### design/flow/config.mk
export PLATFORM = sky130hd
export DESIGN_NAME = apb_top
export DESIGN_NICKNAME = apb_top
export VERILOG_FILES = /design/flow/design.v
export SDC_FILE = /design/flow/constraint.sdc
export NUM_CORES = 4
export LEC_CHECK = 0
export ABC_AREA = 0
export CAP_MARGIN = 10
export CELL_PAD_IN_SITES_DETAIL_PLACEMENT = 0
export CELL_PAD_IN_SITES_GLOBAL_PLACEMENT = 2
export CORE_ASPECT_RATIO = 1.17
export CORE_MARGIN = 3
export CORE_UTILIZATION = 50
export CTS_CLUSTER_SIZE = 13
export GPL_ROUTABILITY_DRIVEN = 1
export GPL_TIMING_DRIVEN = 1
export HOLD_SLACK_MARGIN = 0.1
export MAX_ROUTING_LAYER = met4
export MIN_ROUTING_LAYER = met1
export SLEW_MARGIN = 20
export TNS_END_PERCENT = 50
### design/flow/constraint.sdc
create_clock -name core_clock -period 3.59 [get_ports {clk}]
set_input_delay 0.7180 -clock core_clock [delete_from_list [all_inputs] [get_ports {clk}]]
set_output_delay 0.7180 -clock core_clock [all_outputs]
set_load 0.01 [all_outputs]
### design/flow/design.v
module apb_master #(
    parameter DATA_WD = 8,
    parameter ADDR_WD = 8
) (
    input                         clk,
    input                         rst_n,
    input [DATA_WD + ADDR_WD : 0] cmd_in,
    input                         cmd_vld,
    input [DATA_WD - 1 : 0]       prdata,
    input                         pready,
    output                        cmd_rdy,
    output                        psel,
    output                        penable,
    output                        pwrite,
    output [ADDR_WD - 1 : 0]      paddr,
    output [DATA_WD - 1 : 0]      pwdata,
    output                        read_vld,
    output [DATA_WD - 1 : 0]      read_data
);
localparam [1:0] IDLE = 2'b00;
localparam [1:0] SETUP = 2'b01;
localparam [1:0] ACCESS = 2'b11;
reg [1:0] state,next_state;
reg r_psel,r_penable;
assign psel = r_psel;
assign penable = r_penable;
reg [DATA_WD + ADDR_WD : 0] r_cmd_in;
wire cmd_fire;
assign cmd_fire = cmd_vld && cmd_rdy;
assign cmd_rdy = state == IDLE;
always @(posedge clk or negedge rst_n) begin
    if(!rst_n) begin
        state <= IDLE;
    end
    else begin
        state <= next_state;
    end
end
always @(*) begin
    case(state)
        IDLE: begin
            if(cmd_fire) begin
                next_state = SETUP;
            end
            else begin
                next_state = IDLE;
            end
        end
        SETUP: begin
            next_state = ACCESS;
        end
        ACCESS: begin
            if(pready) begin
                next_state = IDLE;
            end
            else begin
                next_state = ACCESS;
            end
        end
        default: begin
            next_state = IDLE;
        end
    endcase
end
always @(*) begin
    r_psel = 'b0;
    r_penable = 'b0;
    case(state)
        IDLE: begin
        end
        SETUP: begin
            r_psel = 1'b1;
        end
        ACCESS: begin
            r_psel = 1'b1;
            r_penable = 1'b1;
        end
        default: begin
        end
    endcase
end
always @(posedge clk or negedge rst_n) begin
    if(!rst_n) begin
        r_cmd_in <= 'b0;
    end
    else if(cmd_fire) begin
        r_cmd_in <= cmd_in;
    end
end
assign paddr  = r_cmd_in[DATA_WD + ADDR_WD - 1 : DATA_WD];
assign pwdata = r_cmd_in[DATA_WD - 1 : 0];
assign pwrite = r_cmd_in[DATA_WD + ADDR_WD];
assign read_data = prdata;
assign read_vld = ~pwrite && pready;
endmodule
module apb_slave #(
    parameter DATA_WD = 8,
    parameter ADDR_WD = 8 
) (
    input                    clk,
    input                    rst_n,
    input                    psel,
    input                    penable,
    input                    pwrite,
    input  [ADDR_WD - 1 : 0] paddr,
    input  [DATA_WD - 1 : 0] pwdata,
    output [DATA_WD - 1 : 0] prdata,
    output                   pready
);
localparam ADDR_MAX = (1 << ADDR_WD);
reg [DATA_WD - 1 : 0] mem [ADDR_MAX - 1 : 0];
localparam [1:0] IDLE = 2'b00;
localparam [1:0] SETUP = 2'b01;
localparam [1:0] ACCESS = 2'b11; 
reg [1:0] state,next_state;
wire apb_fire;
assign apb_fire = psel && penable && pready;
always @(posedge clk or negedge rst_n) begin
    if(!rst_n) begin
        state <= IDLE;
    end
    else begin
        state <= next_state;
    end
end
always @(*) begin
    case(state) 
        IDLE: begin
            if(psel) begin
                next_state = SETUP;
            end
            else begin
                next_state = IDLE;
            end
        end
        SETUP: begin
            next_state = ACCESS;
        end
        ACCESS: begin
            if(!pready) begin
                next_state = ACCESS;
            end
            else if(psel) begin
                next_state = SETUP;
            end
            else begin
                next_state = IDLE;
            end
        end
        default: begin
            next_state = IDLE;
        end
    endcase
end
reg r_pready;
assign pready = r_pready;
always @(*) begin
    case(state)
        IDLE: begin
            r_pready = 1'b0;            
        end 
        SETUP: begin
            r_pready = 1'b0;            
        end
        ACCESS: begin
            if(psel && penable) begin
                r_pready = 1'b1;
            end
            else begin
                r_pready = 1'b0;
            end
        end
        default: begin
            r_pready = 1'b0;
        end
    endcase
end
always @(posedge clk) begin
    if(apb_fire && pwrite) begin
        mem[paddr] <= pwdata;
    end
end
assign prdata = mem[paddr];
endmodule
module apb_top #(
    parameter DATA_WD = 8,
    parameter ADDR_WD = 8 
) (
    input                         clk,
    input                         rst_n,
    input [DATA_WD + ADDR_WD : 0] cmd_in,
    input                         cmd_vld,
    output                        cmd_rdy,
    output                        read_vld,
    output [DATA_WD - 1 : 0]      read_data
);
    wire psel,penable,pwrite,pready;
    wire [DATA_WD - 1 : 0] pwdata;
    wire [ADDR_WD - 1 : 0] paddr;
    wire [DATA_WD - 1 : 0] prdata;
   apb_master  #(
              .DATA_WD(DATA_WD),
              .ADDR_WD(ADDR_WD)
            )u_apb_master(
              .clk(clk),
              .rst_n(rst_n),
              .cmd_in(cmd_in),
              .cmd_vld(cmd_vld),
              .prdata(prdata),
              .pready(pready),
              .cmd_rdy(cmd_rdy),
              .psel(psel),
              .penable(penable),
              .pwrite(pwrite),
              .paddr(paddr),
              .pwdata(pwdata),
              .read_vld(read_vld),
              .read_data(read_data)
            );
   apb_slave  #(
             .DATA_WD(DATA_WD),
             .ADDR_WD(ADDR_WD)
           )u_apb_slave(
             .clk(clk),
             .rst_n(rst_n),
             .psel(psel),
             .penable(penable),
             .pwrite(pwrite),
             .paddr(paddr),
             .pwdata(pwdata),
             .prdata(prdata),
             .pready(pready)
           );
endmodule
### design/flow/run.sh
#!/bin/bash
# the make line also repeats each setting of config.mk as NAME=value (left out here)
make -C /OpenROAD-flow-scripts/flow DESIGN_CONFIG=/design/flow/config.mk WORK_HOME=/design/flow/orfs CLKGATE_MAP_FILE= finish
==> results of run 1 <==
repair_timing:
item	in CTS	in global routing
endpoints found under the setup margin	8	8
gates resized	136	55
buffers inserted	16	43
hold buffers	1	0
gates cloned	6	4
hold endpoints to repair	21	0
pin swaps	23	25
metrics by stage:
stage / hold slack (ps) / worst slack [ps] / total power [mW] / utilization [%] / instance area, um2
6_report: 430 / -1370 / 53.5 / 60.0 / 94100
3_5_place_dp: 420 / -1830 / 33.5 / 55.0 / 86200
3_3_place_gp: 408 / -1950 / 33.4 / 55.0 / 86200
5_1_grt: 455 / -1450 / 55.3 / 60.0 / 94100
2_1_floorplan: 397 / 624 / 30.8 / - / 79000
4_1_cts: 395 / -1430 / 53.8 / 59.6 / 93500
metal layers:
layer	wire length, um	vias up	global-route usage, %	part of all wire, %
met1	85400	21500	36.2	40
met5	0	-	-	0
met2	109000	1334	44.6	51
met3	12400	303	3.65	5.8
li1	-	16500	-	-
met4	5470	0	6.88	2.6
area by class of cell:
class | count | area share [%]
repair buffers | 678 | 6.94
well taps | 2067 | 2.75
flip-flops and latches | 2071 | 66.0
multi-input cells | 1273 | 17.6
inverters | 4 | 0.0160
diodes | 1 | 0.00266
clock inverters | 98 | 0.748
clock buffers | 266 | 5.91
==> results.cfg, run 1 <==
; synthesis and place-and-route metrics
[synth]
yosysUniqueCellTypes = 27
ys_sh_aoi_pct = 3.64
edf_count = 2048
synthMuxAreaShare_pct = 14.8
synth.avg_cell_area_um2 = 22.1
xor_share_pct = 0
ys_seq_share_pct = 78.6
netlist_logic_family_top = multiplexers
synth.most_common_cell = edfxtp_1
adder_share_pct = 0
yosysWarningCount = 2
fp_nets = 3594
synth_area_mm2 = 0.0790
ys_area_mm2 = 0.0790
top_area_share_pct = 77.9
async_flop_share_pct = 1.11
synth-main-ff-cell = edfxtp_1
top_cells_by_count = edfxtp_1, mux4_2, nor2_1
ys_cells = 3574
synthTopCellsByArea = edfxtp_1, mux4_2, a22oi_1
simple_gate_share_pct = 1.62
syn-instance-count = 3574
ys.flops = 2071
top_area_cell = edfxtp_1

[floorplanning]
core_area_mm2 = 0.157
die_w_um = 373
die_h_um = 436
fp-utilization_pct = 50.4
io_pins = 30
num_rows = 157
die-area_mm2 = 0.163

[global_routing]
grt_pass1_vias = 41200
antenna_found_initial = 7
grt_max_degree = 105
grtUsageTotal_pct = 27.1
grt_overflow = 0
grt_pass1_wl_um = 303000

[critical_path]
rr_worst_depth = 9
cp_top_family = buffers and inverters
arrival_ps = 4240
path_cells = buf_12, buf_12, buf_16, buf_16, buf_6, mux4_2, a22oi_2, a21oi_2, o41ai_4, buf_4, nand4_1, buf_2
rr_startpoint = u_apb_master.r_cmd_in[8]
slowest_stage = dfrtp_4
cpPeakStageDelay_ps = 500
critical_path.max_fanout = 7
required_ps = 2870
worstSetupEndpointType = output pin
crit_type = reg2out
r2r-end = u_apb_slave.mem[172][5]
crit_start = u_apb_master.r_cmd_in[8]
rrSetupSlack_ps = 140
crit_end = read_data[4]
crit_cells = 12
path_buffers = 7
critPathLaunchType = register

[power_and_ir_drop]
p_sw_share_pct = 23.1
seq_power_mw = 27.3
power.leakage_nw = 30.1
maxPowerGroup = registers
pwr-share-clk_pct = 37.7
powerDensity_mw_per_mm2 = 569
p_switching_mw = 12.4
p_comb_mw = 6.04
intPower_mw = 41.2
p_comb_share_pct = 11.3
seqPwrFrac_pct = 51.1
vdd_drop_max_mv = 0.525
pg_clk_mw = 20.2

[min_path]
hold_depth = 1
whs_endpoint = u_apb_slave.state[0]
worstHoldStart = u_apb_master.state[1]
hold_path.class = reg2reg

[final_timing]
drv_slew = 0
worstMarginPinSlew_ps = 953
fin_tns_setup_ps = -9760
fin_crit_sh_pct = 138
rsz0062_at_grt = true
timing.final.ws_setup_ps = -1370
layout_min_cycle_time_ps = 4960
fmax_mhz = 202
clock_skew_ps = 26.8
final-setup-viol-count = 8
final-hold-violation-count = 0
max_slew_margin_pct = 36.2

[final_layout]
fin_nets = 4250
area_growth_pct = 19.2
register_area_mm2 = 0.0621
fin_cells = 6458
comb_area_mm2 = 0.0166
fillCellCount = 11200

[detailed_routing]
route.detailed.drc = 0
avgViaCountPerCell = 6.13
drt_wl_total_um = 212000
wire_per_inst_um = 32.9
ant_nets = 0
first_pass_iters = 7
vias = 39600
drt_iter0_drc = 4248

[cts]
cts_root_buf = clkbuf_16
cts-buffers-inserted = 202
worstSkewPairLatency_ps = 830
h-tree-depth = 4
cts_tree = yes
clkSlewWorstSetupHoldPaths_ps = 60
clockBufferDepth = 3
clock-sinks = 2071

[placement]
numPlacedInstances = 6022
hpwlAfterDp_um = 135000
gp_congestion = 0.825
io_buffer_count = 29

[outcome]
outcome = finished with violations
so_faults = negative setup slack

[run]
warnings = 37
cap_viol_max_count = 0
==> run 2, diff against run 1 <==
ABC_AREA = 1   (was 0)
CAP_MARGIN = 15   (was 10)
CELL_PAD_IN_SITES_GLOBAL_PLACEMENT = default   (was 2)
CORE_ASPECT_RATIO = 1.51   (was 1.17)
CORE_UTILIZATION = 40   (was 50)
GPL_ROUTABILITY_DRIVEN = 0   (was 1)
MIN_ROUTING_LAYER = default   (was met1)
TNS_END_PERCENT = default   (was 50)
==> results.cfg, run 2 <==
; synthesis and place-and-route metrics
[synth]
synth_area_mm2 = 0.0853
top_area_cell = edfxtp_1
synth.most_common_cell = nand2_1
ys_sh_aoi_pct = 1.20
fp_nets = 8081
ys_seq_share_pct = 72.7
simple_gate_share_pct = 23.8
yosysWarningCount = 2
yosysUniqueCellTypes = 21
netlist_logic_family_top = simple AND/OR/NAND/NOR gates
xor_share_pct = 0
ys.flops = 2071
top_cells_by_count = nand2_1, edfxtp_1, nor2_1
ys_cells = 8061
synth.avg_cell_area_um2 = 10.6
top_area_share_pct = 72.1
async_flop_share_pct = 1.11
ys_area_mm2 = 0.0853
adder_share_pct = 0
syn-instance-count = 8061
synth-main-ff-cell = edfxtp_1
edf_count = 2048
synthTopCellsByArea = edfxtp_1, nand2_1, nor2_1
synthMuxAreaShare_pct = 0

[critical_path]
rr_worst_depth = 8
path_buffers = 6
rrSetupSlack_ps = 50
cp_common_cell = nand2_1
r2r-end = u_apb_slave.mem[237][3]
arrival_ps = 3550
cpPeakStageDelay_ps = 440
rr_startpoint = u_apb_master.r_cmd_in[9]
worstSetupEndpointType = output pin
critical_path.max_fanout = 14
crit_type = reg2out
critPathLaunchType = register
slowest_stage = dfrtp_4
crit_end = read_data[1]
crit_cells = 18
path_cells = buf_12, inv_16, buf_16, buf_12, nand2_1, nand2_1, nand2_1, nand3_1, nand2_1, nand2_2, o21ai_2, nand2_2, nor2_1, nor2_1, buf_4, nor2_4, nand2_4, buf_6
cp_top_family = simple AND/OR/NAND/NOR gates
crit_start = u_apb_master.r_cmd_in[8]
required_ps = 2870

[floorplanning]
die_h_um = 574
num_rows = 207
io_pins = 30
core_area_mm2 = 0.211
fp-utilization_pct = 40.4
die_w_um = 382
die-area_mm2 = 0.219

[detailed_routing]
drt_iter0_drc = 5057
wire_per_inst_um = 21.9
vias = 57800
first_pass_iters = 7
avgViaCountPerCell = 5.11
ant_nets = 0
route.detailed.drc = 0
drt_wl_total_um = 249000

[final_timing]
fin_tns_setup_ps = -4970
drv_slew = 0
layout_min_cycle_time_ps = 4270
fmax_mhz = 234
max_slew_margin_pct = 29.0
final-setup-viol-count = 8
final-hold-violation-count = 0
timing.final.ws_setup_ps = -681
clock_skew_ps = 46.4
fin_crit_sh_pct = 119
rsz0062_at_grt = true
hold-worst-slack_ps = 378
worstMarginPinSlew_ps = 1070

[power_and_ir_drop]
powerDensity_mw_per_mm2 = 555
p_comb_mw = 8.88
seqPwrFrac_pct = 49.2
p_sw_share_pct = 26.9
pwr-share-clk_pct = 34.8
seq_power_mw = 27.3
power.leakage_nw = 39.8
pg_clk_mw = 19.3
intPower_mw = 40.6
finalPower_mw = 55.5
maxPowerGroup = registers
p_switching_mw = 14.9
p_comb_share_pct = 16.0
vdd_drop_max_mv = 0.409

[min_path]
hold_path.class = in2async

[global_routing]
grt_overflow = 0
grtUsageTotal_pct = 22.9
grt_pass1_vias = 57500
antenna_found_initial = 4
grt_pass1_wl_um = 365000
grt_max_degree = 191

[cts]
cts_tree = yes
clkSlewWorstSetupHoldPaths_ps = 70
h-tree-depth = 4
cts_root_buf = clkbuf_16
clock-sinks = 2071
ctsHoldBuffers = 0
clockBufferDepth = 4
worstSkewPairLatency_ps = 850
cts-buffers-inserted = 199

[final_layout]
design_area_mm2 = 0.100
fin_nets = 8407
fillCellCount = 19000
area_growth_pct = 17.3

[outcome]
outcome = finished with violations
so_faults = negative setup slack

[placement]
io_buffer_count = 29
place_worst_setup_slack_ps = -649
dpl-instance-area_mm2 = 0.0928
hpwlAfterDp_um = 157000

[run]
warnings = 31
cap_viol_max_count = 0
## run 2: cell type report
cell class              count  area [um2]  share of cell area [%]
clock buffers             263        5280                    5.27
repair buffers            545        6380                    6.38
repair inverters            1        8.76                 0.00875
inverters                  20         109                   0.109
flip-flops and latches   2071       62100                    62.1
diodes                      3        7.51                 0.00750
well taps                2821        3530                    3.53
clock inverters            55         444                   0.444
multi-input cells        5549       22200                    22.2
## run 2: per-layer routing
| layer | GRT usage (%) | routed length (um) |
|---|---|---|
| met2 | 39.6 | 127000 |
| met3 | 2.25 | 13700 |
| met5 | - | 0 |
| met4 | 12.0 | 15300 |
| met1 | 26.2 | 92400 |
## run 2: stage by stage
step / util, % / cells
after CTS: 47.2 / 11300
after detailed placement: 43.9 / 11000
after global placement: 43.9 / 11000
final: 47.4 / 11300
after global routing: 47.4 / 11300
after floorplan: - / 8061
## run 2: timing repair
action,4_1_cts,5_1_grt
pin swaps,96,29
gates resized,313,55
endpoints found under the setup margin,43,33
setup buffers,13,4
gates cloned,13,4
==> run 3, diff against run 2 <==
ABC_AREA = default   (was 1)
CAP_MARGIN = 20   (was 15)
CELL_PAD_IN_SITES_DETAIL_PLACEMENT = 2   (was 0)
CELL_PAD_IN_SITES_GLOBAL_PLACEMENT = 1   (was default)
CORE_ASPECT_RATIO = default   (was 1.51)
CORE_MARGIN = 2   (was 3)
CORE_UTILIZATION = 15   (was 40)
CTS_CLUSTER_DIAMETER = 136   (was default)
CTS_CLUSTER_SIZE = 15   (was 13)
GPL_ROUTABILITY_DRIVEN = default   (was 0)
GPL_TIMING_DRIVEN = default   (was 1)
HOLD_SLACK_MARGIN = default   (was 0.1)
MAX_ROUTING_LAYER = default   (was met4)
MIN_ROUTING_LAYER = met2   (was default)
clock period = 4.42 ns   (was 3.59 ns; I/O delays follow)
==> results.cfg, run 3 <==
; synthesis and place-and-route metrics
[critical_path]
arrival_ps = 4360
cpPeakStageDelay_ps = 570
crit_start = u_apb_master.r_cmd_in[8]
path_buffers = 6
required_ps = 3540
worstSetupEndpointType = output pin
slowest_stage = mux4_2
crit_end = read_data[6]
crit_type = reg2out
crit_cells = 11
rr_worst_depth = 7
critPathLaunchType = register
critical_path.max_fanout = 10
rr_startpoint = u_apb_master.r_cmd_in[9]
rrSetupSlack_ps = 90
r2r-end = u_apb_slave.mem[178][5]
path_cells = buf_4, buf_16, buf_12, buf_12, mux4_2, a22oi_1, a21oi_1, o41ai_2, buf_4, nand4_1, buf_2
cp_top_family = buffers and inverters

[synth]
simple_gate_share_pct = 1.62
top_area_share_pct = 77.9
synth.most_common_cell = edfxtp_1
ys_cells = 3574
synthTopCellsByArea = edfxtp_1, mux4_2, a22oi_1
yosysWarningCount = 2
ys_sh_aoi_pct = 3.64
ys_seq_share_pct = 78.6
synth_area_mm2 = 0.0790
xor_share_pct = 0
ys.flops = 2071
synth.avg_cell_area_um2 = 22.1
async_flop_share_pct = 1.11
syn-instance-count = 3574
synthMuxAreaShare_pct = 14.8
fp_nets = 3594
top_area_cell = edfxtp_1
edf_count = 2048
yosysUniqueCellTypes = 27
adder_share_pct = 0
synth-main-ff-cell = edfxtp_1
ys_area_mm2 = 0.0790
top_cells_by_count = edfxtp_1, mux4_2, nor2_1
netlist_logic_family_top = multiplexers

[outcome]
outcome = finished with violations
so_faults = negative setup slack

[detailed_routing]
drt_wl_total_um = 255000
drt_iter0_drc = 10500
wire_per_inst_um = 23.2
ant_nets = 0
first_pass_iters = 8
vias = 52100
avgViaCountPerCell = 4.72
route.detailed.drc = 0

[min_path]
hold_path.class = reg2reg
hold_depth = 1
whs_endpoint = u_apb_slave.state[0]
worstHoldStart = u_apb_master.state[1]

[power_and_ir_drop]
seq_power_mw = 22.2
powerDensity_mw_per_mm2 = 425
seqPwrFrac_pct = 53.6
p_comb_mw = 5.53
maxPowerGroup = registers
vdd_drop_max_mv = 0.449
p_switching_mw = 10.7
pg_clk_mw = 13.6
intPower_mw = 30.6
power.leakage_nw = 28.0
p_comb_share_pct = 13.4
p_sw_share_pct = 25.9
pwr-share-clk_pct = 33.0

[global_routing]
grtUsageTotal_pct = 14.1
grt_pass1_vias = 62900
grt_max_degree = 152
antenna_found_initial = 1
grt_pass1_wl_um = 358000
grt_overflow = 0

[final_layout]
area_growth_pct = 23.4
fin_cells = 11000
fin_nets = 3967
fillCellCount = 56700

[final_timing]
rsz0062_at_grt = true
drv_slew = 0
timing.final.ws_setup_ps = -820
final-hold-violation-count = 0
fmax_mhz = 191
fin_crit_sh_pct = 119
clock_skew_ps = 51.7
worstMarginPinSlew_ps = 1220
max_slew_margin_pct = 18.8
layout_min_cycle_time_ps = 5240
fin_tns_setup_ps = -5510
final-setup-viol-count = 8

[floorplanning]
fp-utilization_pct = 15.1
num_rows = 266
io_pins = 30
die_w_um = 730
die_h_um = 730
die-area_mm2 = 0.532
core_area_mm2 = 0.525

[cts]
clockBufferDepth = 3
clock-sinks = 2071
h-tree-depth = 4
worstSkewPairLatency_ps = 860
cts_root_buf = clkbuf_16
ctsHoldBuffers = 0
cts_tree = yes
clkSlewWorstSetupHoldPaths_ps = 90
cts-buffers-inserted = 156

[placement]
gp_congestion = 0.820
io_buffer_count = 29
hpwlAfterDp_um = 152000
numPlacedInstances = 10700

[run]
warnings = 71
cap_viol_max_count = 0
==> run 3: routing by layer <==
layer	wire [um]	share of wire [%]	GRT usage, %
met1	0	0	-
met4	18500	7.2	2.35
met2	132000	51	17.7
met5	2900	1.1	6.39
met3	103000	40	17.4
==> run 3: area by class of cell <==
| class | count | area (um2) | share of cell area [%] |
|---|---|---|---|
| antenna | 78 | 195 | 0.200 |
| clock buffer | 178 | 4070 | 4.18 |
| clock inverter | 12 | 186 | 0.191 |
| inverter | 4 | 15.0 | 0.0154 |
| multi-input combinational | 1273 | 17200 | 17.6 |
| sequential | 2071 | 62100 | 63.8 |
| tap | 6968 | 8720 | 8.95 |
| timing repair buffer | 441 | 4930 | 5.06 |
==> run 3: metrics by stage <==
step | total power, mW | hold slack, ps | util (%) | instance area (um2) | worst slack [ps]
3_5_place_dp | 27.2 | 451 | 17.2 | 90200 | -930
2_1_floorplan | 25.1 | 397 | - | 79000 | 438
6_report | 41.3 | 460 | 18.6 | 97400 | -820
3_3_place_gp | 27.0 | 422 | 17.2 | 90200 | -808
4_1_cts | 40.9 | 443 | 18.4 | 96700 | -542
5_1_grt | 42.1 | 489 | 18.5 | 97200 | -828
==> run 3: timing repair <==
item                                    CTS  global route
buffers inserted                         49            33
cloned                                   20             0
pin swaps                                87            45
endpoints found under the setup margin    8             8
gates resized                           298            53
==> run 4, diff against run 3 <==
CAP_MARGIN = 15   (was 20)
CELL_PAD_IN_SITES_DETAIL_PLACEMENT = default   (was 2)
CELL_PAD_IN_SITES_GLOBAL_PLACEMENT = default   (was 1)
CORE_ASPECT_RATIO = 1.04   (was default)
CORE_MARGIN = 3   (was 2)
CORE_UTILIZATION = 70   (was 15)
CTS_CLUSTER_DIAMETER = default   (was 136)
CTS_CLUSTER_SIZE = 13   (was 15)
GPL_ROUTABILITY_DRIVEN = 0   (was default)
GPL_TIMING_DRIVEN = 1   (was default)
MAX_ROUTING_LAYER = met5   (was default)
MIN_ROUTING_LAYER = default   (was met2)
clock period = 3.59 ns   (was 4.42 ns; I/O delays follow)
==> results.cfg, run 4 <==
; synthesis and place-and-route metrics
[cts]
cts_tree = yes
clkSlewWorstSetupHoldPaths_ps = 60
cts-buffers-inserted = 193
clockBufferDepth = 3
worstSkewPairLatency_ps = 770
cts_root_buf = clkbuf_16
h-tree-depth = 4
ctsHoldBuffers = 0
clock-sinks = 2071

[power_and_ir_drop]
intPower_mw = 40.3
pg_clk_mw = 18.8
powerDensity_mw_per_mm2 = 564
vdd_drop_max_mv = 0.605
seqPwrFrac_pct = 52.3
p_sw_share_pct = 22.9
p_switching_mw = 12.0
p_comb_share_pct = 11.7
seq_power_mw = 27.3
power.leakage_nw = 29.6
p_comb_mw = 6.14
finalPower_mw = 52.3
maxPowerGroup = registers
pwr-share-clk_pct = 36.0

[synth]
simple_gate_share_pct = 1.62
synth.avg_cell_area_um2 = 22.1
xor_share_pct = 0
netlist_logic_family_top = multiplexers
ys_sh_aoi_pct = 3.64
yosysWarningCount = 2
synth-main-ff-cell = edfxtp_1
top_area_cell = edfxtp_1
edf_count = 2048
yosysUniqueCellTypes = 27
top_cells_by_count = edfxtp_1, mux4_2, nor2_1
synthTopCellsByArea = edfxtp_1, mux4_2, a22oi_1
ys.flops = 2071
fp_nets = 3594
ys_seq_share_pct = 78.6
ys_cells = 3574
async_flop_share_pct = 1.11
top_area_share_pct = 77.9
adder_share_pct = 0
syn-instance-count = 3574
ys_area_mm2 = 0.0790
synthMuxAreaShare_pct = 14.8
synth_area_mm2 = 0.0790
synth.most_common_cell = edfxtp_1

[global_routing]
grt_max_degree = 94
grtUsageTotal_pct = 35.5
grt_overflow = 0
antenna_found_initial = 4
grt_pass1_wl_um = 294000
grt_pass1_vias = 42200

[final_timing]
worstMarginPinSlew_ps = 1070
timing.final.ws_setup_ps = -1180
final-hold-violation-count = 0
drv_slew = 0
fin_tns_setup_ps = -8880
max_slew_margin_pct = 28.4
fin_crit_sh_pct = 133
layout_min_cycle_time_ps = 4770
rsz0062_at_grt = true
fmax_mhz = 210
hold-worst-slack_ps = 328
final-setup-viol-count = 8
clock_skew_ps = 17.9

[critical_path]
path_cells = buf_12, buf_12, buf_16, buf_16, buf_16, buf_4, buf_4, mux4_2, a22oi_2, a21oi_2, o41ai_2, buf_4, nand4_1, buf_2
crit_start = u_apb_master.r_cmd_in[8]
rr_worst_depth = 8
crit_cells = 14
cpPeakStageDelay_ps = 500
r2r-end = u_apb_slave.mem[223][7]
crit_type = reg2out
slowest_stage = dfrtp_4
arrival_ps = 4050
rrSetupSlack_ps = 390
rr_startpoint = u_apb_master.r_cmd_in[8]
cp_top_family = buffers and inverters
critical_path.max_fanout = 7
required_ps = 2870
critPathLaunchType = register
crit_end = read_data[4]
path_buffers = 9
worstSetupEndpointType = output pin

[detailed_routing]
avgViaCountPerCell = 7.24
drt_wl_total_um = 203000
wire_per_inst_um = 35.3
ant_nets = 0
vias = 41600
route.detailed.drc = 0
first_pass_iters = 6
drt_iter0_drc = 6115

[final_layout]
register_area_mm2 = 0.0621
area_growth_pct = 17.5
fillCellCount = 4836
comb_area_mm2 = 0.0169
fin_nets = 4176
final_util_pct = 83.0

[floorplanning]
die_h_um = 349
io_pins = 30
fp-utilization_pct = 70.6
core_area_mm2 = 0.112
die-area_mm2 = 0.117
die_w_um = 335
num_rows = 125

[placement]
hpwlAfterDp_um = 119000
io_buffer_count = 29

[outcome]
so_faults = negative setup slack
outcome = finished with violations

[min_path]
hold_path.class = in2async

[run]
warnings = 30
cap_viol_max_count = 0
[run 4: layer usage]
layer  track usage (%)  vias up  part of all wire [%]
met1              50.3    21800                    35
li1                  -    16300                     -
met4              14.9        0                   4.7
met3              7.12      486                    11
met2              55.8     3018                    49
met5                 0        -                     0
[run 4: what timing repair did]
action	CTS	global route
setup endpoints to repair	8	8
resized	234	58
cloned	12	1
pin swaps	59	45
setup buffers	57	19
[run 4: per-stage QoR]
| step | setup WS, ps | std cells | area [um2] |
|---|---|---|---|
| after floorplan | 624 | 3574 | 79000 |
| after global placement | -1210 | 5334 | 84700 |
| after detailed placement | -1270 | 5335 | 84700 |
| after CTS | -1060 | 5726 | 92300 |
| after global routing | -1230 | 5745 | 92800 |
| final | -1180 | 5746 | 92800 |
[run 4: area by class of cell]
cell class	instances	area share, %
diodes	1	0.00270
clock buffers	258	5.64
clock inverters	66	0.499
inverters	4	0.0162
multi-input cells	1273	18.2
flip-flops and latches	2071	67.0
well taps	1460	1.97
repair buffers	613	6.72
==> run 5, diff against run 4 <==
ABC_AREA = 0   (was default)
CORE_MARGIN = 2   (was 3)
CORE_UTILIZATION = 72   (was 70)
CTS_CLUSTER_SIZE = 75   (was 13)
PLACE_DENSITY_LB_ADDON = 0.0   (was default)
SETUP_SLACK_MARGIN = 1.04   (was default)
==> results.cfg, run 5 <==
; synthesis and place-and-route metrics
[power_and_ir_drop]
p_comb_share_pct = 11.7
maxPowerGroup = registers
seqPwrFrac_pct = 50.9
p_switching_mw = 13.0
powerDensity_mw_per_mm2 = 572
pg_clk_mw = 20.1
pwr-share-clk_pct = 37.4
p_comb_mw = 6.30
vdd_drop_max_mv = 0.658
p_sw_share_pct = 24.3
intPower_mw = 40.7
power.leakage_nw = 29.8
seq_power_mw = 27.3

[floorplanning]
die-area_mm2 = 0.112
die_w_um = 329
io_pins = 30
die_h_um = 342
fp-utilization_pct = 72.8
core_area_mm2 = 0.108
num_rows = 123

[synth]
ys.flops = 2071
top_area_share_pct = 77.9
syn-instance-count = 3574
top_area_cell = edfxtp_1
top_cells_by_count = edfxtp_1, mux4_2, nor2_1
ys_sh_aoi_pct = 3.64
ys_cells = 3574
yosysUniqueCellTypes = 27
edf_count = 2048
synth.avg_cell_area_um2 = 22.1
synth.most_common_cell = edfxtp_1
simple_gate_share_pct = 1.62
fp_nets = 3594
synth_area_mm2 = 0.0790
ys_seq_share_pct = 78.6
async_flop_share_pct = 1.11
synth-main-ff-cell = edfxtp_1
xor_share_pct = 0
synthMuxAreaShare_pct = 14.8
yosysWarningCount = 2
adder_share_pct = 0
netlist_logic_family_top = multiplexers
ys_area_mm2 = 0.0790
synthTopCellsByArea = edfxtp_1, mux4_2, a22oi_1

[final_timing]
timing.final.ws_setup_ps = -1240
fmax_mhz = 207
layout_min_cycle_time_ps = 4830
drv_slew = 0
rsz0062_at_grt = true
hold-worst-slack_ps = 443
final-hold-violation-count = 0
final-setup-viol-count = 8
fin_crit_sh_pct = 134
clock_skew_ps = 21.9
fin_tns_setup_ps = -8990
worstMarginPinSlew_ps = 1050
max_slew_margin_pct = 30.0

[detailed_routing]
avgViaCountPerCell = 7.81
drt_iter0_drc = 8155
drt_wl_total_um = 239000
vias = 44700
wire_per_inst_um = 41.8
ant_nets = 0
diodes = 0
first_pass_iters = 9
route.detailed.drc = 0

[critical_path]
crit_type = reg2out
r2r-end = u_apb_slave.mem[187][6]
worstSetupEndpointType = output pin
rr_startpoint = u_apb_master.r_cmd_in[8]
required_ps = 2870
slowest_stage = mux4_2
critical_path.max_fanout = 7
arrival_ps = 4110
path_cells = buf_12, buf_12, buf_16, buf_16, buf_12, mux4_2, a22oi_2, a21oi_2, o41ai_4, buf_4, nand4_1, buf_2
rr_worst_depth = 12
rrSetupSlack_ps = 880
cpPeakStageDelay_ps = 540
cp_top_family = buffers and inverters
crit_cells = 12
crit_start = u_apb_master.r_cmd_in[8]
crit_end = read_data[1]
path_buffers = 7
cp_common_cell = buf_12
critPathLaunchType = register

[global_routing]
antenna_found_initial = 5
grt_max_degree = 121
grtUsageTotal_pct = 40.8
grt_pass1_vias = 43700
grt_pass1_wl_um = 319000
grt_overflow = 0

[outcome]
outcome = finished with violations
so_faults = negative setup slack

[run]
warnings = 40
cap_viol_max_count = 0

[final_layout]
fin_nets = 4152
design_area_mm2 = 0.0940
final_util_pct = 86.6
area_growth_pct = 19.0

[min_path]
hold_path.class = in2async

[cts]
cts_tree = yes
cts-buffers-inserted = 190
cts_root_buf = clkbuf_16
worstSkewPairLatency_ps = 810
clock-sinks = 2071
h-tree-depth = 4
clkSlewWorstSetupHoldPaths_ps = 60
clockBufferDepth = 3

[placement]
dpl-instance-area_mm2 = 0.0845
io_buffer_count = 29
hpwlAfterDp_um = 118000
==> run 5: per-layer routing <==
layer | share of wire, % | up-vias | global-route usage (%)
li1 | - | 16300 | -
met1 | 30 | 22700 | 54.1
met2 | 49 | 4712 | 65.6
met3 | 13 | 1036 | 8.88
met4 | 7.7 | 8 | 21.0
met5 | 0.028 | - | 0
==> run 5: cell type report <==
cell class	count	area [um2]
flip-flops and latches	2071	62100
well taps	1437	1800
clock buffers	254	5220
fillers	3813	14500
multi-input cells	1273	17600
inverters	4	18.8
clock inverters	97	759
repair buffers	592	6440
==> run 5: timing repair <==
action                                   CTS  global route
endpoints found under the setup margin  1636          1824
endpoints found under the hold margin      0            21
setup buffers                             37            36
gates resized                            293           267
cloned                                    13             3
hold buffers                               0             1
pin swaps                                 44            60
==> run 5: stage by stage <==
stage / total power [mW] / setup WS, ps / cells
floorplan: 30.8 / 624 / 3574
global placement: 32.9 / -1180 / 5285
detailed placement: 33.0 / -1180 / 5285
CTS: 52.9 / -1040 / 5686
global route: 54.6 / -1210 / 5728
finish: 53.7 / -1240 / 5728
==> run 6, diff against run 5 <==
ABC_AREA = 1   (was 0)
HOLD_SLACK_MARGIN = 0.29   (was default)
PLACE_DENSITY_LB_ADDON = default   (was 0.0)
SETUP_SLACK_MARGIN = -0.2   (was 1.04)
clock period = 3.51 ns   (was 3.59 ns; I/O delays follow)
==> results.cfg, run 6 <==
; synthesis and place-and-route metrics
[outcome]
outcome = finished with violations
so_faults = negative setup slack

[run]
cap_viol_max_count = 0
warnings = 33

[synth]
adder_share_pct = 0
yosysWarningCount = 2
synth-main-ff-cell = edfxtp_1
top_cells_by_count = nand2_1, edfxtp_1, nor2_1
syn-instance-count = 8061
top_area_cell = edfxtp_1
ys_area_mm2 = 0.0853
ys_sh_aoi_pct = 1.20
edf_count = 2048
synthMuxAreaShare_pct = 0
ys_cells = 8061
yosysUniqueCellTypes = 21
ys.flops = 2071
synth.avg_cell_area_um2 = 10.6
xor_share_pct = 0
top_area_share_pct = 72.1
netlist_logic_family_top = simple AND/OR/NAND/NOR gates
synth.most_common_cell = nand2_1
async_flop_share_pct = 1.11
synth_area_mm2 = 0.0853
simple_gate_share_pct = 23.8
ys_seq_share_pct = 72.7
fp_nets = 8081
synthTopCellsByArea = edfxtp_1, nand2_1, nor2_1

[power_and_ir_drop]
p_switching_mw = 15.3
seq_power_mw = 28.0
maxPowerGroup = registers
p_sw_share_pct = 26.4
p_comb_share_pct = 15.3
pwr-share-clk_pct = 36.6
powerDensity_mw_per_mm2 = 589
finalPower_mw = 58.1
seqPwrFrac_pct = 48.1
intPower_mw = 42.8
vdd_drop_max_mv = 0.616
power.leakage_nw = 40.0
pg_clk_mw = 21.3
p_comb_mw = 8.88

[final_layout]
final_util_pct = 84.0
fin_cells = 10100
fin_nets = 8368
area_growth_pct = 15.6
design_area_mm2 = 0.0987

[floorplanning]
die-area_mm2 = 0.121
die_h_um = 355
die_w_um = 342
num_rows = 128
io_pins = 30
core_area_mm2 = 0.117
fp-utilization_pct = 72.7

[critical_path]
cpPeakStageDelay_ps = 520
crit_start = u_apb_master.r_cmd_in[8]
r2r-end = u_apb_slave.mem[191][3]
rr_worst_depth = 5
cp_common_cell = nand2_1
arrival_ps = 3590
path_cells = buf_12, buf_12, buf_16, buf_12, buf_8, nand2_1, nand2_1, nand2_1, nand3_1, nand2_1, nand2_1, o21ai_4, nand2_4, nor2_4, nor2_4, nor2_4, nand2_1, buf_2
cp_top_family = simple AND/OR/NAND/NOR gates
crit_type = reg2out
crit_cells = 18
slowest_stage = dfrtp_4
rrSetupSlack_ps = 300
path_buffers = 6
worstSetupEndpointType = output pin
critPathLaunchType = register
crit_end = read_data[4]
rr_startpoint = u_apb_master.r_cmd_in[14]
critical_path.max_fanout = 8
required_ps = 2810

[final_timing]
fin_crit_sh_pct = 122
rsz0062_at_grt = true
worstMarginPinSlew_ps = 997
final-setup-viol-count = 8
drv_slew = 0
final-hold-violation-count = 0
layout_min_cycle_time_ps = 4290
fmax_mhz = 233
hold-worst-slack_ps = 317
max_slew_margin_pct = 33.6
timing.final.ws_setup_ps = -783
fin_tns_setup_ps = -6060
clock_skew_ps = 29.6

[placement]
io_buffer_count = 29
hpwlAfterDp_um = 135000
place_worst_setup_slack_ps = -627
numPlacedInstances = 9667
dpl-instance-area_mm2 = 0.0905

[cts]
clock-sinks = 2071
worstSkewPairLatency_ps = 830
cts-buffers-inserted = 196
cts_root_buf = clkbuf_16
clockBufferDepth = 3
ctsHoldBuffers = 0
h-tree-depth = 4
clkSlewWorstSetupHoldPaths_ps = 60
cts_tree = yes

[global_routing]
grtUsageTotal_pct = 39.6
grt_pass1_vias = 59900
grt_max_degree = 120
antenna_found_initial = 10
grt_overflow = 0
grt_pass1_wl_um = 354000

[detailed_routing]
route.detailed.drc = 0
drt_iter0_drc = 8937
wire_per_inst_um = 23.6
first_pass_iters = 8
avgViaCountPerCell = 6.08
drt_wl_total_um = 237000
vias = 61200
ant_nets = 0

[min_path]
hold_path.class = in2async
## run 6: area by class of cell
type	instances	area, um2
Sequential cell	2071	62100
Multi-Input combinational cell	5549	22100
Fill cell	6163	18700
Timing Repair Buffer	508	5920
Clock buffer	248	5320
Tap cell	1560	1950
Clock inverter	114	1070
Inverter	20	109
Timing Repair inverter	2	27.5
Antenna cell	2	5.00
## run 6: metal layers
layer	routed length [um]	GRT usage, %	vias to the layer above
li1	-	-	27100
met1	83700	52.6	29100
met2	112000	63.0	4280
met3	30000	9.27	722
met4	11300	18.7	8
met5	61	0	-
## run 6: repair_timing
item / in CTS / in global routing
pin swaps: 79 / 27
setup buffers: 31 / 0
gates cloned: 21 / 0
gates resized: 262 / 55
setup endpoints to repair: 8 / 8
==> run 7, diff against run 6 <==
HOLD_SLACK_MARGIN = default   (was 0.29)
PLACE_DENSITY_LB_ADDON = 0.01   (was default)
SETUP_SLACK_MARGIN = 1.04   (was -0.2)
clock period = 3.59 ns   (was 3.51 ns; I/O delays follow)
==> results.cfg, run 7 <==
; synthesis and place-and-route metrics
[outcome]
outcome = finished with violations
so_faults = negative setup slack

[critical_path]
slowest_stage = dfrtp_4
cpPeakStageDelay_ps = 510
required_ps = 2870
cp_top_family = simple AND/OR/NAND/NOR gates
r2r-end = u_apb_slave.mem[52][5]
crit_start = u_apb_master.r_cmd_in[8]
path_cells = buf_12, nor2_4, buf_12, buf_16, buf_8, nand2_1, nand3_1, nand2_1, nand2_2, o21ai_4, nand2_2, nor2_4, nor2_1, nor2_2, nand2_4, buf_6
rrSetupSlack_ps = 460
crit_end = read_data[2]
critPathLaunchType = register
crit_cells = 16
worstSetupEndpointType = output pin
crit_type = reg2out
critical_path.max_fanout = 15
path_buffers = 5
rr_worst_depth = 6
rr_startpoint = u_apb_master.r_cmd_in[12]
arrival_ps = 3560

[power_and_ir_drop]
power.leakage_nw = 40.2
pg_clk_mw = 20.8
intPower_mw = 41.9
pwr-share-clk_pct = 36.5
p_sw_share_pct = 26.6
seq_power_mw = 27.3
p_comb_share_pct = 15.7
maxPowerGroup = registers
finalPower_mw = 57.1
vdd_drop_max_mv = 0.558
p_comb_mw = 8.96
powerDensity_mw_per_mm2 = 571
seqPwrFrac_pct = 47.8
p_switching_mw = 15.2

[global_routing]
grt_pass1_vias = 60200
antenna_found_initial = 11
grt_pass1_wl_um = 359000
grt_max_degree = 185
grtUsageTotal_pct = 40.1
grt_overflow = 0

[synth]
synthMuxAreaShare_pct = 0
simple_gate_share_pct = 23.8
top_area_share_pct = 72.1
ys_sh_aoi_pct = 1.20
synth-main-ff-cell = edfxtp_1
synthTopCellsByArea = edfxtp_1, nand2_1, nor2_1
synth.most_common_cell = nand2_1
synth_area_mm2 = 0.0853
fp_nets = 8081
xor_share_pct = 0
top_area_cell = edfxtp_1
yosysWarningCount = 2
syn-instance-count = 8061
ys_seq_share_pct = 72.7
ys_cells = 8061
ys_area_mm2 = 0.0853
edf_count = 2048
synth.avg_cell_area_um2 = 10.6
yosysUniqueCellTypes = 21
top_cells_by_count = nand2_1, edfxtp_1, nor2_1
ys.flops = 2071
adder_share_pct = 0
netlist_logic_family_top = simple AND/OR/NAND/NOR gates
async_flop_share_pct = 1.11

[cts]
clkSlewWorstSetupHoldPaths_ps = 60
worstSkewPairLatency_ps = 830
clockBufferDepth = 3
cts_tree = yes
h-tree-depth = 4
cts-buffers-inserted = 197
cts_root_buf = clkbuf_16
clock-sinks = 2071

[run]
cap_viol_max_count = 0
warnings = 34

[final_layout]
fin_cells = 10100
area_growth_pct = 17.1
final_util_pct = 85.1
fillCellCount = 5755
comb_area_mm2 = 0.0231
register_area_mm2 = 0.0621
fin_nets = 8357

[placement]
hpwlAfterDp_um = 137000
numPlacedInstances = 9629
io_buffer_count = 29

[final_timing]
worstMarginPinSlew_ps = 1080
final-setup-viol-count = 8
timing.final.ws_setup_ps = -686
max_slew_margin_pct = 27.5
rsz0062_at_grt = true
final-hold-violation-count = 0
drv_slew = 0
hold-worst-slack_ps = 314
layout_min_cycle_time_ps = 4280
clock_skew_ps = 27.7
fmax_mhz = 234
fin_crit_sh_pct = 119
fin_tns_setup_ps = -5080

[detailed_routing]
avgViaCountPerCell = 6.15
drt_iter0_drc = 8853
first_pass_iters = 7
route.detailed.drc = 0
vias = 61800
drt_wl_total_um = 242000
ant_nets = 0
wire_per_inst_um = 24.1

[floorplanning]
die_h_um = 355
fp-utilization_pct = 72.7
num_rows = 128
die_w_um = 342
io_pins = 30
core_area_mm2 = 0.117
die-area_mm2 = 0.121

[min_path]
hold_path.class = in2async
-- run 7: repair_timing --
item                                     CTS  global route
hold buffers                               0             0
buffers inserted                          35             6
endpoints found under the setup margin  1794          1840
gates cloned                              27             1
pin swaps                                101            66
resized                                  407           238
-- run 7: area by class of cell --
| class | instances | share of cell area (%) |
|---|---|---|
| multi-input cells | 5549 | 23.1 |
| well taps | 1560 | 1.95 |
| clock inverters | 114 | 1.07 |
| repair buffers | 495 | 6.19 |
| flip-flops and latches | 2071 | 62.2 |
| inverters | 20 | 0.120 |
| clock buffers | 245 | 5.33 |
| diodes | 3 | 0.00751 |
| repair inverters | 3 | 0.0376 |
-- run 7: stage by stage --
stage,area (um2),worst slack [ps]
2_1_floorplan,85300,1180
3_3_place_gp,90300,-487
3_5_place_dp,90300,-507
4_1_cts,99000,-577
5_1_grt,99900,-763
6_report,99900,-686
-- run 7: per-layer routing --
layer	global-route usage (%)	share of wire [%]
met5	0	0.039
met4	21.0	5.7
met3	10.2	14
met2	62.1	46
met1	53.3	34
==> run 8, diff against run 7 <==
ABC_AREA = default   (was 1)
CAP_MARGIN = 20   (was 15)
CORE_ASPECT_RATIO = default   (was 1.04)
CORE_UTILIZATION = 66   (was 72)
CTS_CLUSTER_SIZE = 41   (was 75)
GPL_ROUTABILITY_DRIVEN = default   (was 0)
GPL_TIMING_DRIVEN = default   (was 1)
MAX_ROUTING_LAYER = default   (was met5)
PLACE_DENSITY_LB_ADDON = default   (was 0.01)
SETUP_SLACK_MARGIN = default   (was 1.04)
clock period = 3.68 ns   (was 3.59 ns; I/O delays follow)
==> results.cfg, run 8 <==
; synthesis and place-and-route metrics
[final_timing]
fmax_mhz = 212
drv_slew = 0
fin_tns_setup_ps = -7640
max_slew_margin_pct = 26.7
worstMarginPinSlew_ps = 1100
layout_min_cycle_time_ps = 4730
clock_skew_ps = 26.0
timing.final.ws_setup_ps = -1050
final-setup-viol-count = 8
final-hold-violation-count = 0
fin_crit_sh_pct = 128
rsz0062_at_grt = true

[synth]
xor_share_pct = 0
synthMuxAreaShare_pct = 14.8
simple_gate_share_pct = 1.62
top_cells_by_count = edfxtp_1, mux4_2, nor2_1
top_area_share_pct = 77.9
syn-instance-count = 3574
adder_share_pct = 0
edf_count = 2048
ys_cells = 3574
ys_sh_aoi_pct = 3.64
ys_seq_share_pct = 78.6
synth.most_common_cell = edfxtp_1
async_flop_share_pct = 1.11
top_area_cell = edfxtp_1
synth.avg_cell_area_um2 = 22.1
synth-main-ff-cell = edfxtp_1
yosysWarningCount = 2
synth_area_mm2 = 0.0790
yosysUniqueCellTypes = 27
ys_area_mm2 = 0.0790
fp_nets = 3594
synthTopCellsByArea = edfxtp_1, mux4_2, a22oi_1
ys.flops = 2071
netlist_logic_family_top = multiplexers

[placement]
io_buffer_count = 29
dpl-instance-area_mm2 = 0.0851
hpwlAfterDp_um = 121000
place_worst_setup_slack_ps = -1290
gp_congestion = 0.870

[floorplanning]
die_w_um = 350
die_h_um = 350
io_pins = 30
core_area_mm2 = 0.118
num_rows = 126
fp-utilization_pct = 66.7
die-area_mm2 = 0.122

[final_layout]
register_area_mm2 = 0.0621
fin_nets = 4186
fillCellCount = 5957
area_growth_pct = 17.9
comb_area_mm2 = 0.0168
final_util_pct = 78.6
design_area_mm2 = 0.0931

[detailed_routing]
wire_per_inst_um = 33.1
avgViaCountPerCell = 6.85
drt_wl_total_um = 196000
diodes = 0
route.detailed.drc = 0
first_pass_iters = 5
drt_iter0_drc = 5522
ant_nets = 0
vias = 40500

[cts]
cts_root_buf = clkbuf_16
clkSlewWorstSetupHoldPaths_ps = 60
cts_tree = yes
worstSkewPairLatency_ps = 810
h-tree-depth = 4
cts-buffers-inserted = 194
clock-sinks = 2071
clockBufferDepth = 3

[power_and_ir_drop]
p_comb_mw = 5.82
p_switching_mw = 11.8
intPower_mw = 39.7
pg_clk_mw = 18.9
maxPowerGroup = registers
pwr-share-clk_pct = 36.8
p_comb_share_pct = 11.3
p_sw_share_pct = 22.9
powerDensity_mw_per_mm2 = 552
seqPwrFrac_pct = 51.9
power.leakage_nw = 29.7
seq_power_mw = 26.7
vdd_drop_max_mv = 0.523

[critical_path]
crit_start = u_apb_master.r_cmd_in[8]
cpPeakStageDelay_ps = 500
rr_worst_depth = 6
cp_top_family = buffers and inverters
critPathLaunchType = register
path_buffers = 6
worstSetupEndpointType = output pin
arrival_ps = 3990
required_ps = 2940
r2r-end = u_apb_slave.mem[180][6]
crit_type = reg2out
crit_end = read_data[2]
rrSetupSlack_ps = 120
cp_common_cell = buf_12
critical_path.max_fanout = 7
path_cells = buf_12, buf_12, buf_16, buf_12, mux4_2, a22oi_2, a21oi_4, o41ai_4, buf_4, nand4_1, buf_2
rr_startpoint = u_apb_master.r_cmd_in[8]
slowest_stage = o41ai_4
crit_cells = 11

[global_routing]
grt_max_degree = 133
antenna_found_initial = 3
grt_pass1_wl_um = 284000
grt_pass1_vias = 40900
grt_overflow = 0
grtUsageTotal_pct = 32.8

[outcome]
outcome = finished with violations
so_faults = negative setup slack

[min_path]
hold_depth = 1
worstHoldStart = u_apb_master.state[1]
hold_path.class = reg2reg
whs_endpoint = u_apb_slave.state[0]

[run]
cap_viol_max_count = 0
warnings = 33
-- run 8: metrics by stage --
step | std cells | power [mW] | hold WS, ps
after floorplan | 3574 | 30.0 | 397
after global placement | 5491 | 32.3 | 410
after detailed placement | 5491 | 32.4 | 441
after CTS | 5881 | 51.4 | 438
after global routing | 5918 | 52.9 | 477
final | 5918 | 51.4 | 455
-- run 8: routing by layer --
metal	part of all wire, %	wire length, um	vias to the layer above	track usage (%)
met2	49	95800	2427	51.6
met3	9.9	19400	399	5.69
met4	3.8	7400	0	11.6
met1	37	73400	21300	47.8
li1	-	-	16400	-
met5	0	0	-	0
-- run 8: repair_timing --
item / 4_1_cts / 5_1_grt
pin swaps: 36 / 33
buffers inserted: 33 / 35
hold endpoints to repair: 17 / 0
hold buffers: 1 / 0
endpoints found under the setup margin: 16 / 34
gates cloned: 8 / 2
resized: 178 / 61
-- run 8: final cells by class --
type / instances / area share [%]
multi-input cells: 1273 / 18.0
clock inverters: 104 / 0.824
flip-flops and latches: 2071 / 66.7
inverters: 4 / 0.0161
well taps: 1600 / 2.15
repair buffers: 622 / 6.67
clock buffers: 244 / 5.58
==> run 9, diff against run 8 <==
ABC_AREA = 1   (was default)
CAP_MARGIN = 15   (was 20)
CORE_ASPECT_RATIO = 1.04   (was default)
CORE_UTILIZATION = 72   (was 66)
CTS_CLUSTER_SIZE = 75   (was 41)
GPL_ROUTABILITY_DRIVEN = 0   (was default)
GPL_TIMING_DRIVEN = 1   (was default)
MAX_ROUTING_LAYER = met5   (was default)
PLACE_DENSITY_LB_ADDON = 0.01   (was default)
SETUP_SLACK_MARGIN = -0.18   (was default)
clock period = 3.31 ns   (was 3.68 ns; I/O delays follow)
==> results.cfg, run 9 <==
; synthesis and place-and-route metrics
[detailed_routing]
wire_per_inst_um = 24.0
vias = 62400
diodes = 0
drt_wl_total_um = 244000
drt_iter0_drc = 9115
first_pass_iters = 7
route.detailed.drc = 0
ant_nets = 0
avgViaCountPerCell = 6.14

[cts]
cts_root_buf = clkbuf_16
worstSkewPairLatency_ps = 830
clockBufferDepth = 3
h-tree-depth = 4
clkSlewWorstSetupHoldPaths_ps = 70
cts_tree = yes
ctsHoldBuffers = 0
cts-buffers-inserted = 197
clock-sinks = 2071

[synth]
yosysWarningCount = 2
async_flop_share_pct = 1.11
xor_share_pct = 0
synth_area_mm2 = 0.0853
ys_area_mm2 = 0.0853
top_area_share_pct = 72.1
ys.flops = 2071
simple_gate_share_pct = 23.8
edf_count = 2048
netlist_logic_family_top = simple AND/OR/NAND/NOR gates
ys_seq_share_pct = 72.7
ys_sh_aoi_pct = 1.20
synth.avg_cell_area_um2 = 10.6
ys_cells = 8061
synthMuxAreaShare_pct = 0
synth-main-ff-cell = edfxtp_1
synth.most_common_cell = nand2_1
fp_nets = 8081
top_cells_by_count = nand2_1, edfxtp_1, nor2_1
yosysUniqueCellTypes = 21
top_area_cell = edfxtp_1
synthTopCellsByArea = edfxtp_1, nand2_1, nor2_1
adder_share_pct = 0
syn-instance-count = 8061

[min_path]
hold_path.class = in2async

[critical_path]
cp_common_cell = nand2_1
required_ps = 2650
path_cells = buf_12, inv_8, buf_6, buf_12, nand2_1, nand2_1, nand2_1, nand3_1, nand2_1, nand2_2, buf_12, o21ai_4, nand2_2, nor2_4, nor2_1, nor2_2, nand2_2, buf_6
cp_top_family = simple AND/OR/NAND/NOR gates
path_buffers = 6
rr_startpoint = u_apb_master.r_cmd_in[9]
r2r-end = u_apb_slave.mem[61][2]
worstSetupEndpointType = output pin
rr_worst_depth = 7
critical_path.max_fanout = 21
cpPeakStageDelay_ps = 460
crit_end = read_data[1]
rrSetupSlack_ps = -140
crit_type = reg2out
critPathLaunchType = register
crit_cells = 18
arrival_ps = 3590
slowest_stage = dfrtp_4
crit_start = u_apb_master.r_cmd_in[8]

[final_timing]
rsz0062_at_grt = true
hold-worst-slack_ps = 261
fin_crit_sh_pct = 129
timing.final.ws_setup_ps = -945
fmax_mhz = 235
final-setup-viol-count = 136
clock_skew_ps = 27.8
final-hold-violation-count = 0
drv_slew = 0
worstMarginPinSlew_ps = 1010
max_slew_margin_pct = 32.5
layout_min_cycle_time_ps = 4260

[placement]
io_buffer_count = 29
dpl-instance-area_mm2 = 0.0915
hpwlAfterDp_um = 143000

[power_and_ir_drop]
power.leakage_nw = 40.6
pg_clk_mw = 21.6
finalPower_mw = 61.0
p_comb_share_pct = 15.8
vdd_drop_max_mv = 0.597
p_comb_mw = 9.66
pwr-share-clk_pct = 35.5
seqPwrFrac_pct = 48.7
maxPowerGroup = registers
intPower_mw = 44.6
powerDensity_mw_per_mm2 = 611
seq_power_mw = 29.7
p_sw_share_pct = 26.9
p_switching_mw = 16.4

[global_routing]
grt_max_degree = 93
grtUsageTotal_pct = 40.5
grt_overflow = 0
grt_pass1_vias = 60800
antenna_found_initial = 3
grt_pass1_wl_um = 362000

[final_layout]
fillCellCount = 5800
fin_nets = 8472
design_area_mm2 = 0.0998
area_growth_pct = 16.9

[floorplanning]
fp-utilization_pct = 72.7
io_pins = 30
die_w_um = 342
die_h_um = 355
num_rows = 128
die-area_mm2 = 0.121
core_area_mm2 = 0.117

[run]
cap_viol_max_count = 0
warnings = 28

[outcome]
so_faults = negative setup slack
outcome = finished with violations
[run 9: cell type report]
class / instances / area (um2) / area share (%)
Clock buffer: 259 / 5310 / 5.32
Inverter: 20 / 120 / 0.120
Sequential cell: 2071 / 62100 / 62.3
Timing Repair Buffer: 609 / 7150 / 7.17
Timing Repair inverter: 4 / 40.0 / 0.0401
Multi-Input combinational cell: 5549 / 22300 / 22.3
Tap cell: 1560 / 1950 / 1.96
Clock inverter: 101 / 798 / 0.800
[run 9: timing repair]
item	4_1_cts	5_1_grt
pin swaps	103	61
gates cloned	26	2
resized	337	79
setup buffers	26	3
setup endpoints to repair	8	8
[run 9: stage by stage]
stage / worst slack (ps) / std cells / util (%) / TNS [ps]
2_1_floorplan: 901 / 8061 / - / 0
3_3_place_gp: -618 / 9760 / 78.0 / -4370
3_5_place_dp: -668 / 9760 / 78.0 / -4520
4_1_cts: -862 / 10200 / 84.7 / -6780
5_1_grt: -970 / 10200 / 85.0 / -10970
6_report: -945 / 10200 / 85.0 / -17410
[run 9: routing by layer]
| layer | share of wire (%) | global-route usage [%] | vias to the layer above |
|---|---|---|---|
| met5 | 0.020 | 0 | - |
| met1 | 34 | 53.5 | 29400 |
| met2 | 46 | 63.2 | 4805 |
| li1 | - | - | 27300 |
| met3 | 13 | 8.88 | 937 |
| met4 | 6.5 | 23.6 | 8 |
==> run 10, diff against run 9 <==
ABC_AREA = default   (was 1)
CORE_ASPECT_RATIO = 1.53   (was 1.04)
CORE_UTILIZATION = 68   (was 72)
CTS_CLUSTER_DIAMETER = 212   (was default)
CTS_CLUSTER_SIZE = 13   (was 75)
PLACE_DENSITY_LB_ADDON = default   (was 0.01)
SETUP_SLACK_MARGIN = 0.18   (was -0.18)
TNS_END_PERCENT = 70   (was default)
clock period = 3.59 ns   (was 3.31 ns; I/O delays follow)
==> results.cfg, run 10 <==
; synthesis and place-and-route metrics
[placement]
io_buffer_count = 29
dpl-instance-area_mm2 = 0.0852
hpwlAfterDp_um = 124000
place_worst_setup_slack_ps = -1010

[final_timing]
final-hold-violation-count = 0
final-setup-viol-count = 8
fin_tns_setup_ps = -7940
drv_slew = 0
fmax_mhz = 216
max_slew_margin_pct = 28.7
worstMarginPinSlew_ps = 1070
fin_crit_sh_pct = 129
clock_skew_ps = 19.2
timing.final.ws_setup_ps = -1050
rsz0062_at_grt = true
layout_min_cycle_time_ps = 4640

[detailed_routing]
route.detailed.drc = 0
drt_wl_total_um = 201000
ant_nets = 0
first_pass_iters = 13
drt_iter0_drc = 4946
vias = 40700
avgViaCountPerCell = 7.10
wire_per_inst_um = 35.1

[critical_path]
slowest_stage = dfrtp_4
crit_end = read_data[5]
rr_startpoint = u_apb_master.r_cmd_in[8]
critical_path.max_fanout = 7
critPathLaunchType = register
rr_worst_depth = 10
path_cells = buf_6, buf_12, buf_16, buf_8, mux4_2, a22oi_2, a21oi_4, o41ai_4, buf_4, nand4_1, buf_4, buf_2
cp_common_cell = buf_4
r2r-end = u_apb_slave.mem[123][4]
cp_top_family = buffers and inverters
arrival_ps = 3920
worstSetupEndpointType = output pin
required_ps = 2870
crit_cells = 12
path_buffers = 7
crit_type = reg2out
cpPeakStageDelay_ps = 530
rrSetupSlack_ps = 220
crit_start = u_apb_master.r_cmd_in[8]

[power_and_ir_drop]
p_comb_share_pct = 12.4
p_comb_mw = 6.28
seqPwrFrac_pct = 54.2
power.leakage_nw = 29.5
p_sw_share_pct = 23.0
vdd_drop_max_mv = 0.575
pg_clk_mw = 16.9
pwr-share-clk_pct = 33.4
intPower_mw = 38.9
p_switching_mw = 11.6
maxPowerGroup = registers
powerDensity_mw_per_mm2 = 545
finalPower_mw = 50.5
seq_power_mw = 27.4

[synth]
synthMuxAreaShare_pct = 14.8
simple_gate_share_pct = 1.62
adder_share_pct = 0
ys.flops = 2071
synth.most_common_cell = edfxtp_1
yosysWarningCount = 2
synth.avg_cell_area_um2 = 22.1
ys_seq_share_pct = 78.6
ys_area_mm2 = 0.0790
synthTopCellsByArea = edfxtp_1, mux4_2, a22oi_1
top_cells_by_count = edfxtp_1, mux4_2, nor2_1
top_area_share_pct = 77.9
netlist_logic_family_top = multiplexers
xor_share_pct = 0
ys_cells = 3574
edf_count = 2048
top_area_cell = edfxtp_1
syn-instance-count = 3574
fp_nets = 3594
yosysUniqueCellTypes = 27
synth-main-ff-cell = edfxtp_1
ys_sh_aoi_pct = 3.64
synth_area_mm2 = 0.0790
async_flop_share_pct = 1.11

[cts]
clockBufferDepth = 3
cts_root_buf = clkbuf_16
worstSkewPairLatency_ps = 810
h-tree-depth = 4
cts_tree = yes
clock-sinks = 2071
clkSlewWorstSetupHoldPaths_ps = 60
cts-buffers-inserted = 177

[run]
cap_viol_max_count = 0
warnings = 33

[floorplanning]
fp-utilization_pct = 68.5
core_area_mm2 = 0.115
num_rows = 154
die-area_mm2 = 0.119
die_h_um = 425
io_pins = 30
die_w_um = 279

[min_path]
worstHoldStart = u_apb_slave.state[1]
hold_depth = 1
hold_path.class = reg2reg
whs_endpoint = u_apb_slave.state[2]

[global_routing]
grt_pass1_wl_um = 290000
grt_overflow = 0
antenna_found_initial = 8
grtUsageTotal_pct = 34.7
grt_max_degree = 105
grt_pass1_vias = 42100

[final_layout]
fin_nets = 4219
area_growth_pct = 17.3
fillCellCount = 5584
comb_area_mm2 = 0.0171
design_area_mm2 = 0.0926
final_util_pct = 80.4
register_area_mm2 = 0.0621

[outcome]
outcome = finished with violations
so_faults = negative setup slack
[run 10: metrics by stage]
stage / hold slack, ps / cells
finish: 446 / 5727
global route: 465 / 5726
CTS: 449 / 5714
detailed placement: 439 / 5403
global placement: 402 / 5402
floorplan: 397 / 3574
[run 10: what timing repair did]
item,4_1_cts,5_1_grt
endpoints found under the hold margin,15,0
gates cloned,15,0
hold buffers,1,0
resized,292,46
setup endpoints to repair,112,48
setup buffers,73,10
pin swaps,68,26
[run 10: final cells by class]
cell class / instances / area share, %
repair buffers: 672 / 7.36
flip-flops and latches: 2071 / 67.1
diodes: 3 / 0.00811
inverters: 4 / 0.0162
well taps: 1482 / 2.00
clock inverters: 7 / 0.0689
clock buffers: 215 / 5.03
multi-input cells: 1273 / 18.4
[run 10: metal layers]
metal	up-vias	track usage (%)	wire, um
li1	16300	-	-
met4	6	18.0	11400
met5	-	0	42
met1	21500	45.1	70100
met2	2367	57.7	103000
met3	491	5.75	16800
==> run 11, diff against run 10 <==
ABC_AREA = 1   (was default)
CAP_MARGIN = 20   (was 15)
CORE_ASPECT_RATIO = default   (was 1.53)
CORE_UTILIZATION = 40   (was 68)
CTS_CLUSTER_DIAMETER = 230   (was 212)
CTS_CLUSTER_SIZE = default   (was 13)
GPL_ROUTABILITY_DRIVEN = default   (was 0)
GPL_TIMING_DRIVEN = default   (was 1)
HOLD_SLACK_MARGIN = 0.24   (was default)
MAX_ROUTING_LAYER = default   (was met5)
PLACE_DENSITY_LB_ADDON = 0.28   (was default)
SETUP_SLACK_MARGIN = default   (was 0.18)
TNS_END_PERCENT = 15   (was 70)
clock period = 6.0 ns   (was 3.59 ns; I/O delays follow)
==> results.cfg, run 11 <==
; synthesis and place-and-route metrics
[outcome]
outcome = finished clean

[synth]
ys.flops = 2071
fp_nets = 8081
synthMuxAreaShare_pct = 0
yosysWarningCount = 2
edf_count = 2048
synth-main-ff-cell = edfxtp_1
ys_cells = 8061
synth.most_common_cell = nand2_1
synth_area_mm2 = 0.0853
simple_gate_share_pct = 23.8
synth.avg_cell_area_um2 = 10.6
yosysUniqueCellTypes = 21
ys_seq_share_pct = 72.7
netlist_logic_family_top = simple AND/OR/NAND/NOR gates
top_area_share_pct = 72.1
ys_sh_aoi_pct = 1.20
adder_share_pct = 0
syn-instance-count = 8061
async_flop_share_pct = 1.11
ys_area_mm2 = 0.0853
top_cells_by_count = nand2_1, edfxtp_1, nor2_1
synthTopCellsByArea = edfxtp_1, nand2_1, nor2_1
top_area_cell = edfxtp_1
xor_share_pct = 0

[critical_path]
rr_startpoint = u_apb_master.r_cmd_in[9]
crit_type = reg2out
cp_common_cell = nand2_1
crit_cells = 14
cp_top_family = simple AND/OR/NAND/NOR gates
critPathLaunchType = register
critical_path.max_fanout = 91
crit_end = read_data[7]
rrSetupSlack_ps = 2020
path_buffers = 3
path_cells = clkinv_16, nor2_4, clkbuf_16, nand2_1, nand3_1, nand2_1, nand2_1, o21ai_1, nand2_1, nor2_1, nor2_1, nor2_1, nand2_2, clkdlybuf4s50_1
r2r-end = u_apb_slave.mem[101][7]
cpPeakStageDelay_ps = 610
rr_worst_depth = 5
slowest_stage = clkdlybuf4s50_1
crit_start = u_apb_master.r_cmd_in[9]
arrival_ps = 4670
required_ps = 4800
worstSetupEndpointType = output pin

[final_layout]
fin_cells = 11000
fillCellCount = 19500
fin_nets = 8006
area_growth_pct = 11.9

[final_timing]
max_slew_margin_pct = 22.8
layout_min_cycle_time_ps = 5870
timing.final.ws_setup_ps = 126
final-hold-violation-count = 0
fin_tns_setup_ps = 0
final-setup-viol-count = 0
fin_crit_sh_pct = 97.9
clock_skew_ps = 30.8
rsz0062_at_grt = false
drv_slew = 0
worstMarginPinSlew_ps = 1160
fmax_mhz = 170

[power_and_ir_drop]
maxPowerGroup = registers
p_switching_mw = 8.88
intPower_mw = 24.3
pwr-share-clk_pct = 38.3
p_sw_share_pct = 26.8
powerDensity_mw_per_mm2 = 348
p_comb_mw = 4.10
p_comb_share_pct = 12.3
power.leakage_nw = 37.5
vdd_drop_max_mv = 0.320
seqPwrFrac_pct = 49.3
seq_power_mw = 16.4
pg_clk_mw = 12.7

[detailed_routing]
drt_iter0_drc = 5580
ant_nets = 0
drt_wl_total_um = 233000
vias = 56000
wire_per_inst_um = 21.2
first_pass_iters = 8
route.detailed.drc = 0
avgViaCountPerCell = 5.10

[min_path]
whs_endpoint = u_apb_slave.state[0]
worstHoldStart = u_apb_master.state[1]
hold_path.class = reg2reg
hold_depth = 1

[global_routing]
grt_pass1_wl_um = 349000
grt_max_degree = 186
grt_overflow = 0
grtUsageTotal_pct = 21.2
antenna_found_initial = 4
grt_pass1_vias = 54600

[floorplanning]
fp-utilization_pct = 40.2
die-area_mm2 = 0.217
core_area_mm2 = 0.212
num_rows = 169
die_h_um = 466
die_w_um = 466
io_pins = 30

[cts]
clock-sinks = 2071
clockBufferDepth = 3
cts_tree = yes
cts-buffers-inserted = 213
h-tree-depth = 4
cts_root_buf = clkbuf_16
clkSlewWorstSetupHoldPaths_ps = 60
worstSkewPairLatency_ps = 850
ctsHoldBuffers = 0

[run]
cap_viol_max_count = 0
warnings = 73

[placement]
io_buffer_count = 29
hpwlAfterDp_um = 128000
place_worst_setup_slack_ps = 721
gp_congestion = 0.828
numPlacedInstances = 10600
[run 11: final cells by class]
type | count | area [um2] | area share, %
Inverter | 20 | 139 | 0.145
Clock inverter | 120 | 1020 | 1.07
Antenna cell | 3 | 7.51 | 0.00786
Clock buffer | 271 | 5640 | 5.91
Sequential cell | 2071 | 62100 | 65.0
Multi-Input combinational cell | 5549 | 21500 | 22.5
Tap cell | 2821 | 3530 | 3.70
Timing Repair Buffer | 131 | 1550 | 1.62
[run 11: metal layers]
layer  global-route usage (%)  share of wire, %
met5                        0                 0
met3                     3.43               7.2
met1                     29.2                43
met4                     7.04               3.1
met2                     34.3                47
[run 11: through the flow]
| stage | area [um2] | hold WS [ps] | util, % | power, mW |
|---|---|---|---|---|
| 6_report | 95500 | 426 | 45.0 | 33.2 |
| 5_1_grt | 95500 | 439 | 45.0 | 34.3 |
| 4_1_cts | 95500 | 422 | 45.0 | 33.4 |
| 3_5_place_dp | 88800 | 395 | 41.9 | 20.8 |
| 3_3_place_gp | 88800 | 402 | 41.9 | 20.7 |
| 2_1_floorplan | 85300 | 372 | - | 19.2 |
[run 11: timing repair]
item                                    CTS  global route
setup buffers                             0             1
pin swaps                                 0             1
gates cloned                              0             1
gates resized                             7             6
endpoints found under the setup margin    5             5
Power and IR drop assume default switching activity.
